==> flow/design.v (excerpt) <==
module flappy_core(
	input clk,
	input resetn,
	input go,
	input stop,
	input jump,
	input [1:0] sw,
	output [7:0] x,
	output [6:0] y,
	output [2:0] colour,
	output [7:0] HEX0,
	output [7:0] HEX1,
	output [7:0] HEX2,
	output [7:0] HEX3,
	output [14:0] LEDR
	);
	 wire [27:0] score;
	 wire [3:0] score_thousands;
	 wire [3:0] score_hundreds;
	 wire [3:0] score_tens;
	 wire [3:0] score_ones;
    wire [1112:0] draw;
    wire [27:0] rate;
	 wire [15:0] counter;
    wire start, move, lose;
    control c(
	.clk(clk),
	.go(go),
	.stop(stop),
   .start(start),
	.resetn(resetn),
	.move(move),
	.lose(lose)
	);
    datapath d(
	.clk(clk),
	.start(start),
	.move(move),
	.jump(jump),
	.rate(rate),
	.resetn(resetn),
	.draw(draw),
	.LEDR(LEDR[14:0]),
	.score(score),
	.lose(lose)
	);
    display d0(
	.floor(draw),
	.clk(clk),
	.resetn(resetn),
	.x(x),
	.y(y),
	.colour(colour),
	.counter(counter)
	);
	difficultySwitch diffSw(
		.sel(sw),
		.rate(rate)
	);
	bcd b0(
		.number(score[13:0]),
		.thousands(score_thousands),
		.hundreds(score_hundreds),
		.tens(score_tens),
		.ones(score_ones)
	);
	hex_display h0(
		.IN(score_ones),
		.OUT(HEX0)
	);
	hex_display h1(
		.IN(score_tens),
		.OUT(HEX1)
	);
	hex_display h2(
		.IN(score_hundreds),
		.OUT(HEX2)
	);
	 hex_display h3(
		.IN(score_thousands),
		.OUT(HEX3)
	);
endmodule
make LEC_CHECK=0 CAP_MARGIN=20 CORE_MARGIN=2 CORE_UTILIZATION=71 CTS_CLUSTER_DIAMETER=54 CTS_CLUSTER_SIZE=25 PLACE_DENSITY=0.38 SETUP_SLACK_MARGIN=2.33 SLEW_MARGIN=20 finish   # period 8.05 ns
run.sh (not shown) runs the stock make flow with config.mk's settings and CLKGATE_MAP_FILE=.
The first run reached the layout checks and failed them: setup timing.
Rerun with:
Settings changed: CORE_UTILIZATION 71 to 67, CTS_CLUSTER_DIAMETER 54 to not set, CTS_CLUSTER_SIZE 25 to not set, PLACE_DENSITY 0.38 to not set, SETUP_SLACK_MARGIN 2.33 to not set.
Clock period 8.05 ns to 10.6 ns, I/O delays scaled along.
The new run produced a layout that fails on setup timing.
Worst setup slack improves by 2.0 ns.
Cell count climbs by a few percent.
Global-route usage drops by 0.75 points.
Total power drops by roughly a tenth.

---

## wip/juniper
flappy_core again, from the RTL that the note above started with.
==> flow/config.mk <==
export PLATFORM = sky130hd
export DESIGN_NAME = flappy_core
export DESIGN_NICKNAME = flappy_core
export VERILOG_FILES = /design/flow/design.v
export SDC_FILE = /design/flow/constraint.sdc
export NUM_CORES = 4
export LEC_CHECK = 0
export CAP_MARGIN = 20
export CORE_MARGIN = 2
export CORE_UTILIZATION = 71
export CTS_CLUSTER_DIAMETER = 344
export CTS_CLUSTER_SIZE = 25
export SLEW_MARGIN = 20
==> flow/constraint.sdc <==
create_clock -name core_clock -period 8.05 [get_ports {clk}]
set_input_delay 1.6100 -clock core_clock [delete_from_list [all_inputs] [get_ports {clk}]]
set_output_delay 1.6100 -clock core_clock [all_outputs]
set_load 0.01 [all_outputs]
Ran to the end and failed final checks on negative setup slack: wip/juniper.
What wip/ember does differently from wip/juniper at the input level:
--- a/flow/config.mk
+++ b/flow/config.mk
@@ -10,3 +10,2 @@
-export CORE_UTILIZATION = 71
-export CTS_CLUSTER_DIAMETER = 344
-export CTS_CLUSTER_SIZE = 25
+export CORE_UTILIZATION = 45
+export PLACE_DENSITY = 0.6
==> flow/constraint.sdc <==
create_clock -name core_clock -period 19.1 [get_ports {clk}]
set_input_delay 3.8200 -clock core_clock [delete_from_list [all_inputs] [get_ports {clk}]]
set_output_delay 3.8200 -clock core_clock [all_outputs]
set_load 0.01 [all_outputs]
Results
- wip/ember went all the way through synthesis, placement and routing and the layout is clean on timing, DRC and antenna.
- And-or/or-and share of the synthesized area came out exactly the same in wip/ember and wip/juniper.
- Measured against each other, wip/ember and wip/juniper differ in post-placement cell area, the higher figure coming from wip/juniper.
- Compare wip/ember and wip/juniper | number of global-route vias before repair lower: wip/ember
- Looking at cell area across both flows, wip/ember is the weaker of the two, with wip/juniper ahead.
- wip/ember ends up with a layout overhead on the synthesized area that is 4.2 points higher than in wip/juniper.
- Of wip/ember and wip/juniper, the run reporting the lower final setup slack of the worst path was wip/juniper.
- Re critical path data required time: wip/ember and wip/juniper aren't equal, and the lower value belongs to wip/juniper.
- The more densely filled core belongs to wip/juniper, not wip/ember.
Input-level comparison between wip/yarrow and wip/ember:
--- a/flow/config.mk
+++ b/flow/config.mk
@@ -7,0 +8 @@
+export ABC_AREA = 1
@@ -10,2 +11,3 @@
-export CORE_UTILIZATION = 45
-export PLACE_DENSITY = 0.6
+export CORE_UTILIZATION = 72
+export CTS_CLUSTER_SIZE = 14
+export PLACE_DENSITY_LB_ADDON = 0.08
==> flow/constraint.sdc <==
create_clock -name core_clock -period 12.0 [get_ports {clk}]
set_input_delay 2.4000 -clock core_clock [delete_from_list [all_inputs] [get_ports {clk}]]
set_output_delay 2.4000 -clock core_clock [all_outputs]
set_load 0.01 [all_outputs]
--- outcome ---
Although it ran to completion, wip/yarrow produced a layout that fails the final checks because of negative setup slack.
wip/yarrow vs. wip/ember: non-clock buffer instance count of the final layout went up; die area went down; buffer levels on the longest clock path did not really move; final setup TNS went down.
The utilization after layout in wip/yarrow was higher than what wip/ember gave.
[wip/yarrow vs wip/ember] number of global-route vias before repair: higher in wip/yarrow
Changes observed in wip/yarrow relative to wip/ember: layout multi-input combinational cell count shows a reduction of 0.53%, proportion of power drawn by flip-flops and latches shows an increase of 1.4 points, pin slew with the least headroom to its limit shows an increase of 30 ps.
Hold slack (wip/yarrow over wip/ember): increase, 17 ps
The following lists how wip/pepper was set up differently from wip/yarrow:
--- a/flow/config.mk
+++ b/flow/config.mk
@@ -9 +9 @@
-export CAP_MARGIN = 20
+export CAP_MARGIN = 40
@@ -12,2 +12,3 @@
-export CTS_CLUSTER_SIZE = 14
-export PLACE_DENSITY_LB_ADDON = 0.08
+export CTS_CLUSTER_SIZE = 74
+export PLACE_DENSITY = 0.38
+export SETUP_SLACK_MARGIN = 3.18
==> flow/constraint.sdc <==
create_clock -name core_clock -period 10.6 [get_ports {clk}]
set_input_delay 2.1200 -clock core_clock [delete_from_list [all_inputs] [get_ports {clk}]]
set_output_delay 2.1200 -clock core_clock [all_outputs]
set_load 0.01 [all_outputs]
==> results <==
The layout from wip/pepper, despite a flow that completed every stage, fails the layout checks, with the failing checks listed as negative setup slack.
wip/yarrow -> wip/pepper: worst voltage drop across the vdd grid increased by more than a quarter
Delta (wip/pepper minus wip/yarrow): clock share of power moved up; count of clock-buffer cells in the layout dropped 20.
wip/pepper vs. wip/yarrow: setup TNS after final layout decreased by 32820 ps relative to the old numbers, worst-case setup margin in the final layout -1240 ps, sequential power rose by about 10%.
Edits applied to the flow inputs when going from wip/pepper to wip/raven:
--- a/flow/config.mk
+++ b/flow/config.mk
@@ -9 +9 @@
-export CAP_MARGIN = 40
+export CAP_MARGIN = 20
@@ -11,4 +11,3 @@
-export CORE_UTILIZATION = 72
-export CTS_CLUSTER_SIZE = 74
-export PLACE_DENSITY = 0.38
-export SETUP_SLACK_MARGIN = 3.18
+export CORE_UTILIZATION = 64
+export CTS_CLUSTER_DIAMETER = 294
+export PLACE_DENSITY_LB_ADDON = 0.03
==> flow/constraint.sdc <==
create_clock -name core_clock -period 12.3 [get_ports {clk}]
set_input_delay 2.4600 -clock core_clock [delete_from_list [all_inputs] [get_ports {clk}]]
set_output_delay 2.4600 -clock core_clock [all_outputs]
set_load 0.01 [all_outputs]
### Flow results
Nothing crashed in wip/raven and all stages finished; the problem is that the final layout failed, the offending checks being negative setup slack.
Diff wip/pepper -> wip/raven: routed wire length neither gained nor lost much; power density over the cells lost 14%; fraction of the core area covered by cells at the end of the flow lost 8.7 points; worst hold slack across all endpoints picked up an extra 5.1 ps.
Diff wip/pepper -> wip/raven: area growth from synthesis to layout rose by 0.32 points; cell leakage power comparable; netlist area before placement flat.
The following lists how wip/delta was set up differently from wip/raven:
--- a/flow/config.mk
+++ b/flow/config.mk
@@ -11,3 +11,2 @@
-export CORE_UTILIZATION = 64
-export CTS_CLUSTER_DIAMETER = 294
-export PLACE_DENSITY_LB_ADDON = 0.03
+export CORE_UTILIZATION = 72
+export CTS_CLUSTER_SIZE = 74
==> flow/constraint.sdc <==
create_clock -name core_clock -period 10.6 [get_ports {clk}]
set_input_delay 2.1200 -clock core_clock [delete_from_list [all_inputs] [get_ports {clk}]]
set_output_delay 2.1200 -clock core_clock [all_outputs]
set_load 0.01 [all_outputs]
==> results <==
- Number of well-tap cells placed sits lower in wip/delta than in wip/raven.
- On required arrival time at the worst endpoint: between wip/delta and wip/raven, it ends up lower for wip/delta.
- In terms of combinational share of cell area, wip/delta and wip/raven differ only marginally.
- Of wip/delta and wip/raven, the run reporting the higher maximum net fanout on the critical path was wip/raven.
- From the logs: wip/delta reached the end of the flow and failed the layout checks with negative setup slack.
- Cmp wip/delta and wip/raven / part of the total power dissipated in sequential elements / lower: wip/raven
- Final cell count delta for wip/delta relative to wip/raven: 263 lower

---

== job 2177 ==
The RTL this note starts from:
==> flow/design.v <==
module flappy_core(
	input clk,
	input resetn,
	input go,
	input stop,
	input jump,
	input [1:0] sw,
	output [7:0] x,
	output [6:0] y,
	output [2:0] colour,
	output [7:0] HEX0,
	output [7:0] HEX1,
	output [7:0] HEX2,
	output [7:0] HEX3,
	output [14:0] LEDR
	);
	 wire [27:0] score;
	 wire [3:0] score_thousands;
	 wire [3:0] score_hundreds;
	 wire [3:0] score_tens;
	 wire [3:0] score_ones;
    wire [1112:0] draw;
    wire [27:0] rate;
	 wire [15:0] counter;
    wire start, move, lose;
    control c(
	.clk(clk),
	.go(go),
	.stop(stop),
   .start(start),
	.resetn(resetn),
	.move(move),
	.lose(lose)
	);
    datapath d(
	.clk(clk),
	.start(start),
	.move(move),
	.jump(jump),
	.rate(rate),
	.resetn(resetn),
	.draw(draw),
	.LEDR(LEDR[14:0]),
	.score(score),
	.lose(lose)
	);
    display d0(
	.floor(draw),
	.clk(clk),
	.resetn(resetn),
	.x(x),
	.y(y),
	.colour(colour),
	.counter(counter)
	);
	difficultySwitch diffSw(
		.sel(sw),
		.rate(rate)
	);
	bcd b0(
		.number(score[13:0]),
		.thousands(score_thousands),
		.hundreds(score_hundreds),
		.tens(score_tens),
		.ones(score_ones)
	);
	hex_display h0(
		.IN(score_ones),
		.OUT(HEX0)
	);
	hex_display h1(
		.IN(score_tens),
		.OUT(HEX1)
	);
	hex_display h2(
		.IN(score_hundreds),
		.OUT(HEX2)
	);
	 hex_display h3(
		.IN(score_thousands),
		.OUT(HEX3)
	);
endmodule
module difficultySwitch(
	input [1:0] sel,
	output reg [27:0] rate
	);
	always @(*) begin
		case(sel)
			2'b00: rate = 28'd150;  
			2'b01: rate = 28'd100;  
			2'b10: rate = 28'd80;   
			2'b11: rate = 28'd1500;  
		endcase
	end
endmodule
module control(
	input clk,
	input go,
	input stop,
	input resetn,
	input lose,
	output reg start,
	output reg move
	);
	reg [5:0] cur, next;
	localparam S_READY = 5'd0,
		  S_READY_WAIT = 5'd1,
		  S_MOVE  = 5'd2,
		  S_STOP  = 5'd3;
	always@(*)
	begin: state_table
		case (cur)
			S_READY: next = go ? S_READY_WAIT : S_READY;
			S_READY_WAIT: next = S_MOVE;
			S_MOVE: next = stop ? S_STOP : (lose ? S_READY : S_MOVE);
			S_STOP: next = S_READY;
			default: next = S_READY;
		endcase
	end
	always @(*)
	begin: enable_signals
		start = 1'b0;
		move = 1'b0;
		case (cur) 
			S_READY: begin 
				start = 1'b1;
			end
			S_MOVE: begin 
				move = 1'b1;
			end
			default: begin
			end
		endcase	
	end
	always@(posedge clk) 
	begin: state_FFs
		if (!resetn)
			cur <= S_READY;
		else 
			cur <= next;
	end
endmodule
module datapath (
    input clk,
    input start,
    input move,
    input jump,
	 input [27:0] rate,	
	input resetn,
	output [14:0] LEDR,
	output reg [27:0] score,
	output reg [1112:0] draw,
	output reg lose
    );
    reg [27:0] count;
	 reg [2:0] count2;
	reg [1112:0] obstacles;
    reg [6:0] height;
	reg [4:0] start_falling;
    reg going_up;
	 parameter gap = 7'b0000000;
	 parameter big_gap = {12{gap}};
    always@(posedge clk) begin
		if (!resetn) begin
			count <= rate;
			count2 <= 2'd3;
        	height <= 7'd40;
			going_up <= 1'b1;
			lose <= 1'b0;
			draw <= 1112'b0;
			obstacles[1105:0] <= {7'd35, big_gap, 7'd40, big_gap, 7'd20, big_gap, 7'd30, big_gap, 7'd45, big_gap, 7'd25, big_gap, 7'd35, big_gap, 7'd10};
			score <= 13'b0;
			start_falling <= 5'b0;
		end
        else if (start) begin
        	count <= rate;
        	height <= 7'd40;
         draw <= 1112'b0;
			obstacles[1105:0] <= {7'd35, big_gap, 7'd40, big_gap, 7'd20, big_gap, 7'd30, big_gap, 7'd45, big_gap, 7'd25, big_gap, 7'd35, big_gap, 7'd10};
			going_up <= 1'b1;
			score <= 13'b0;
			lose <= 1'b0;
			count2 <= 2'd3;
        end
		else begin
            if (count == 28'b0) begin
                count <= rate;
				score = score + 1;
				if (count2 == 1'b0) begin
					draw = draw << 7;
					draw[6:0] = obstacles[1105:1099];
					obstacles[1105:0] = {obstacles[1098:0], obstacles[1105:1099]};
					count2 = 2'd3;
				end else
					count2 = count2 - 1;
				if (height == 7'd0) 
					lose <= 1'b1;
				if (height == 7'd80) 
					lose <= 1'b1;
				if (draw[1105:1099] != 7'b0 && (height < draw[1105:1099] || height > draw[1105:1099] + 7'd24))
					lose <= 1'b1;
				if (jump) begin
					start_falling = 5'b1111;
					going_up = 1'b1;			
					end
				else if (start_falling > 0)
					start_falling = start_falling - 1;
				else 
					going_up = 1'b0;
				if (going_up)
					height = height + 1;
				else
					height = height -1;
				draw[1112:1106] = height;
				end
            else
				count <= count - 1;
        end
    end
    assign LEDR[5:0] = 6'b0;
    assign LEDR[7] = 1'b0;
    assign LEDR[6] = going_up;
    assign LEDR[14:8] = height;
endmodule
module display (
    input [1112:0] floor,
    input clk,
	 input resetn,
    output reg [7:0] x,
    output reg [6:0] y,
    output reg [2:0] colour,
	 output reg [15:0] counter
    );
   reg [7:0] x_init;
   reg [8:0] y_init;
	reg [8:0] runner_count;
	reg [6:0] runner_height;
	reg [1112:0] local_draw;
	reg [7:0] y_pixel;
	reg [7:0] pipe_height;  
	reg [8:0] count;
    always@(posedge clk) begin
		if (!resetn) begin
			x_init <= 8'd2;
			y_init <= 9'd84;		
			counter <= 15'b0;
			local_draw <= floor;
			count <= 8'd0;			
		end
		else begin
			if (counter < 15'd12800) begin
				if (counter < 15'd160) begin
					if (counter < 15'd80) 
						x <= 8'd0;
					else 
						x <= 8'd1;
					runner_count = counter % 80;
					y = y_init - runner_count;
					runner_height = floor[1112:1106];
					if (runner_count == 7'd0)
						colour = 3'b011;
					else if (runner_count < runner_height || runner_count > runner_height + 3)
						colour = 3'b011;
					else 
						colour = 3'b100;
				end 
				else begin
					count = (counter-160) % 320;
					if (count < 80)
						x <= x_init;
					else if (count < 160)
						x <= x_init + 1;
					else if (count < 240)
						x <= x_init + 2;
					else if (count < 320)
						x <= x_init + 3;
					y_pixel = count % 80;
					y <= y_init - y_pixel;
					pipe_height = local_draw[1105:1099];
					if (y_pixel < pipe_height || y_pixel > pipe_height + 7'd24)
						colour = 3'b110;
					else 
						colour = 3'b011;
					if (pipe_height == 7'd0) 
						colour = 3'b011;
					if (count == 15'd319) begin
						x_init <= x_init + 4;
						local_draw <= local_draw << 7;
					end
				end
				counter = counter + 1;
			end
			else begin 
				x_init <= 8'd2;
				y_init <= 9'd84;
				counter <= 15'b0;
				local_draw <= floor;
				count <= 8'd0;
			end
		end
	end
endmodule
module hex_display(IN, OUT);
    input [3:0] IN;
	output reg [7:0] OUT;
	always @(*)
	begin
	case(IN[3:0])
		4'b0000: OUT = 7'b1000000;
		4'b0001: OUT = 7'b1111001;
		4'b0010: OUT = 7'b0100100;
		4'b0011: OUT = 7'b0110000;
		4'b0100: OUT = 7'b0011001;
		4'b0101: OUT = 7'b0010010;
		4'b0110: OUT = 7'b0000010;
		4'b0111: OUT = 7'b1111000;
		4'b1000: OUT = 7'b0000000;
		4'b1001: OUT = 7'b0011000;
		4'b1010: OUT = 7'b0001000;
		4'b1011: OUT = 7'b0000011;
		4'b1100: OUT = 7'b1000110;
		4'b1101: OUT = 7'b0100001;
		4'b1110: OUT = 7'b0000110;
		4'b1111: OUT = 7'b0001110;
		default: OUT = 7'b0111111;
	endcase
	end
endmodule
module bcd(number, thousands, hundreds, tens, ones);
   input  [13:0] number;
   output reg [3:0] thousands;
   output reg [3:0] hundreds;
   output reg [3:0] tens;
   output reg [3:0] ones;
   reg [29:0] shift;
   integer i;
   always @(number)
   begin
      shift[29:14] = 0;
      shift[13:0]  = number;
      for (i=0; i<14; i=i+1) begin
         if (shift[17:14] >= 5)
            shift[17:14] = shift[17:14] + 3;
         if (shift[21:18] >= 5)
            shift[21:18] = shift[21:18] + 3;
         if (shift[25:22] >= 5)
            shift[25:22] = shift[25:22] + 3;
		if (shift[29:26] >= 5)
			shift[29:26] = shift[29:26] + 3;
         shift = shift << 1;
      end
	  thousands = shift[29:26];
      hundreds  = shift[25:22];
      tens      = shift[21:18];
      ones      = shift[17:14];
   end
endmodule
export LEC_CHECK = 0
export ABC_AREA = 1
export CAP_MARGIN = 40
export CORE_ASPECT_RATIO = 1.63
export CORE_MARGIN = 2
export CORE_UTILIZATION = 72
export CTS_CLUSTER_DIAMETER = 91
export PLACE_DENSITY_LB_ADDON = 0.06
export SETUP_SLACK_MARGIN = 3.18
export SLEW_MARGIN = 20
create_clock -name core_clock -period 10.6 [get_ports {clk}]
Although it ran to completion, job 2177 produced a layout that fails the final checks because of negative setup slack.
Inputs modified between job 2177 and job 8437:
diff --git a/flow/config.mk b/flow/config.mk
--- a/flow/config.mk
+++ b/flow/config.mk
@@ -9,2 +9 @@
-export CAP_MARGIN = 40
-export CORE_ASPECT_RATIO = 1.63
+export CAP_MARGIN = 20
@@ -13 +12,3 @@
-export CTS_CLUSTER_DIAMETER = 91
+export CTS_CLUSTER_DIAMETER = 101
+export CTS_CLUSTER_SIZE = 15
+export GPL_ROUTABILITY_DRIVEN = 0
@@ -15 +16 @@
-export SETUP_SLACK_MARGIN = 3.18
+export SETUP_SLACK_MARGIN = -0.25
==> flow/constraint.sdc <==
create_clock -name core_clock -period 10.7 [get_ports {clk}]
set_input_delay 2.1400 -clock core_clock [delete_from_list [all_inputs] [get_ports {clk}]]
set_output_delay 2.1400 -clock core_clock [all_outputs]
set_load 0.01 [all_outputs]
The flow completed for job 8437, but it is not clean: the layout still shows negative setup slack.
On pre-placement core utilization: between job 2177 and job 8437, it ends up higher for job 8437.
Relative to job 2177, area of all placed cells without fillers has decreased by 1.6% in job 8437.
Higher relative slew slack was reported by job 2177, not job 8437.
Sort job 2177 and job 8437 by combinational power share desc -> top: job 8437
Wire length of the first global-routing pass went up slightly going from job 2177 to job 8437.
Job 8437 ended up with a lower overall die height than job 2177 did.
Job 8437 vs. job 2177: slack of the critical path went down by 1290 ps.
Modified inputs, job 6375 compared to job 8437
diff --git a/flow/config.mk b/flow/config.mk
--- a/flow/config.mk
+++ b/flow/config.mk
@@ -12,5 +12,3 @@
-export CTS_CLUSTER_DIAMETER = 101
-export CTS_CLUSTER_SIZE = 15
-export GPL_ROUTABILITY_DRIVEN = 0
-export PLACE_DENSITY_LB_ADDON = 0.06
-export SETUP_SLACK_MARGIN = -0.25
+export CTS_CLUSTER_SIZE = 74
+export PLACE_DENSITY = 0.4
+export SETUP_SLACK_MARGIN = 3.16
==> flow/constraint.sdc <==
create_clock -name core_clock -period 10.6 [get_ports {clk}]
set_input_delay 2.1200 -clock core_clock [delete_from_list [all_inputs] [get_ports {clk}]]
set_output_delay 2.1200 -clock core_clock [all_outputs]
set_load 0.01 [all_outputs]
## What came out
- Job 6375: all stages done; final checks FAILED (negative setup slack).
- Looking at tally of non-filler cells in the final layout, job 6375 sits 143 higher than job 8437 does.
- Design area is lower on job 8437
- The sequential power on job 8437 is in line with that on job 6375.
- Number of ordinary and repair buffers in the finished layout delta for job 6375 relative to job 8437: 38 lower
- Re routed wire length on met3: job 8437 was higher than job 6375.
- Compare job 6375 and job 8437 | critical path data arrival time higher: job 8437
- Per the comparison of job 6375 with job 8437, sequential cell area in the final layout about even, global-route wire length before repair saw a decrease, actual transition at the worst max-transition pin rose by 18 ps.
Relative to job 6375, the following input files were edited for job 5669:
diff --git a/flow/config.mk b/flow/config.mk
--- a/flow/config.mk
+++ b/flow/config.mk
@@ -8 +7,0 @@
-export ABC_AREA = 1
@@ -11,4 +10,2 @@
-export CORE_UTILIZATION = 72
-export CTS_CLUSTER_SIZE = 74
-export PLACE_DENSITY = 0.4
-export SETUP_SLACK_MARGIN = 3.16
+export CORE_UTILIZATION = 60
+export PLACE_DENSITY = 0.6
==> flow/constraint.sdc <==
create_clock -name core_clock -period 11.6 [get_ports {clk}]
set_input_delay 2.3200 -clock core_clock [delete_from_list [all_inputs] [get_ports {clk}]]
set_output_delay 2.3200 -clock core_clock [all_outputs]
set_load 0.01 [all_outputs]
==> comparison <==
Job 5669 finished all stages; however, its layout fails the closing checks, the failures being negative setup slack. Compared to job 6375, the router laid down less metal wire for job 5669. Job 5669 against job 6375: register-to-register slack grew by 690 ps, worst path setup slack after routing shrank by 1830 ps, share of power burned in the clock network grew by 1.9 points.
Inputs modified between job 5669 and job 5327:
diff --git a/flow/config.mk b/flow/config.mk
--- a/flow/config.mk
+++ b/flow/config.mk
@@ -10,2 +10,4 @@
-export CORE_UTILIZATION = 60
-export PLACE_DENSITY = 0.6
+export CORE_UTILIZATION = 72
+export CTS_CLUSTER_DIAMETER = 90
+export CTS_CLUSTER_SIZE = 25
+export PLACE_DENSITY_LB_ADDON = 0.29
==> flow/constraint.sdc <==
create_clock -name core_clock -period 8.05 [get_ports {clk}]
set_input_delay 1.6100 -clock core_clock [delete_from_list [all_inputs] [get_ports {clk}]]
set_output_delay 1.6100 -clock core_clock [all_outputs]
set_load 0.01 [all_outputs]
Notes after the runs:
- Job 5669 finished all stages; layout check result: FAIL, due to negative setup slack.
- To summarise job 5327: no stage aborted, but the layout did not pass its checks, failing on negative setup slack.
- Sort job 5669 and job 5327 by effective utilization at floorplan, descending, and job 5327 comes first.
- [compare] base=job 5669 new=job 5327: sum of negative setup slack has decreased, die area now sits lower, pin count of the biggest net entering global routing lower, placed standard-cell area was more or less identical.
- Compare job 5669 and job 5327 | peak fanout along the critical path higher: job 5327
- [job 5327] worst path setup slack after routing fell 2630 ps relative to job 5669
- Max synthesis-to-finish area growth across job 5669 and job 5327: job 5669
- When job 5327 is set beside job 5669, its final non-filler cell area turns out to be about 4.4% smaller.
- The lower worst slack after detailed placement came out of job 5327.
Modified inputs, job 6141 compared to job 5327
diff --git a/flow/config.mk b/flow/config.mk
--- a/flow/config.mk
+++ b/flow/config.mk
@@ -7,0 +8 @@
+export ABC_AREA = 1
@@ -11,3 +12 @@
-export CTS_CLUSTER_DIAMETER = 90
-export CTS_CLUSTER_SIZE = 25
-export PLACE_DENSITY_LB_ADDON = 0.29
+export PLACE_DENSITY_LB_ADDON = 0.06
==> flow/constraint.sdc <==
create_clock -name core_clock -period 10.6 [get_ports {clk}]
set_input_delay 2.1200 -clock core_clock [delete_from_list [all_inputs] [get_ports {clk}]]
set_output_delay 2.1200 -clock core_clock [all_outputs]
set_load 0.01 [all_outputs]
[summary]
Finished, but not clean: job 6141, with negative setup slack. Comparing job 5327 and job 6141, the higher number of vias after detailed routing is on job 6141. Compared with job 5327, in job 6141 cell area after technology mapping fell by about 0.9%, routed wire length rose by about 7.5%, number of placed instances, taps included stayed essentially flat, final clock period utilization by the worst path fell by 60 points.
Power and IR drop assume default switching activity.
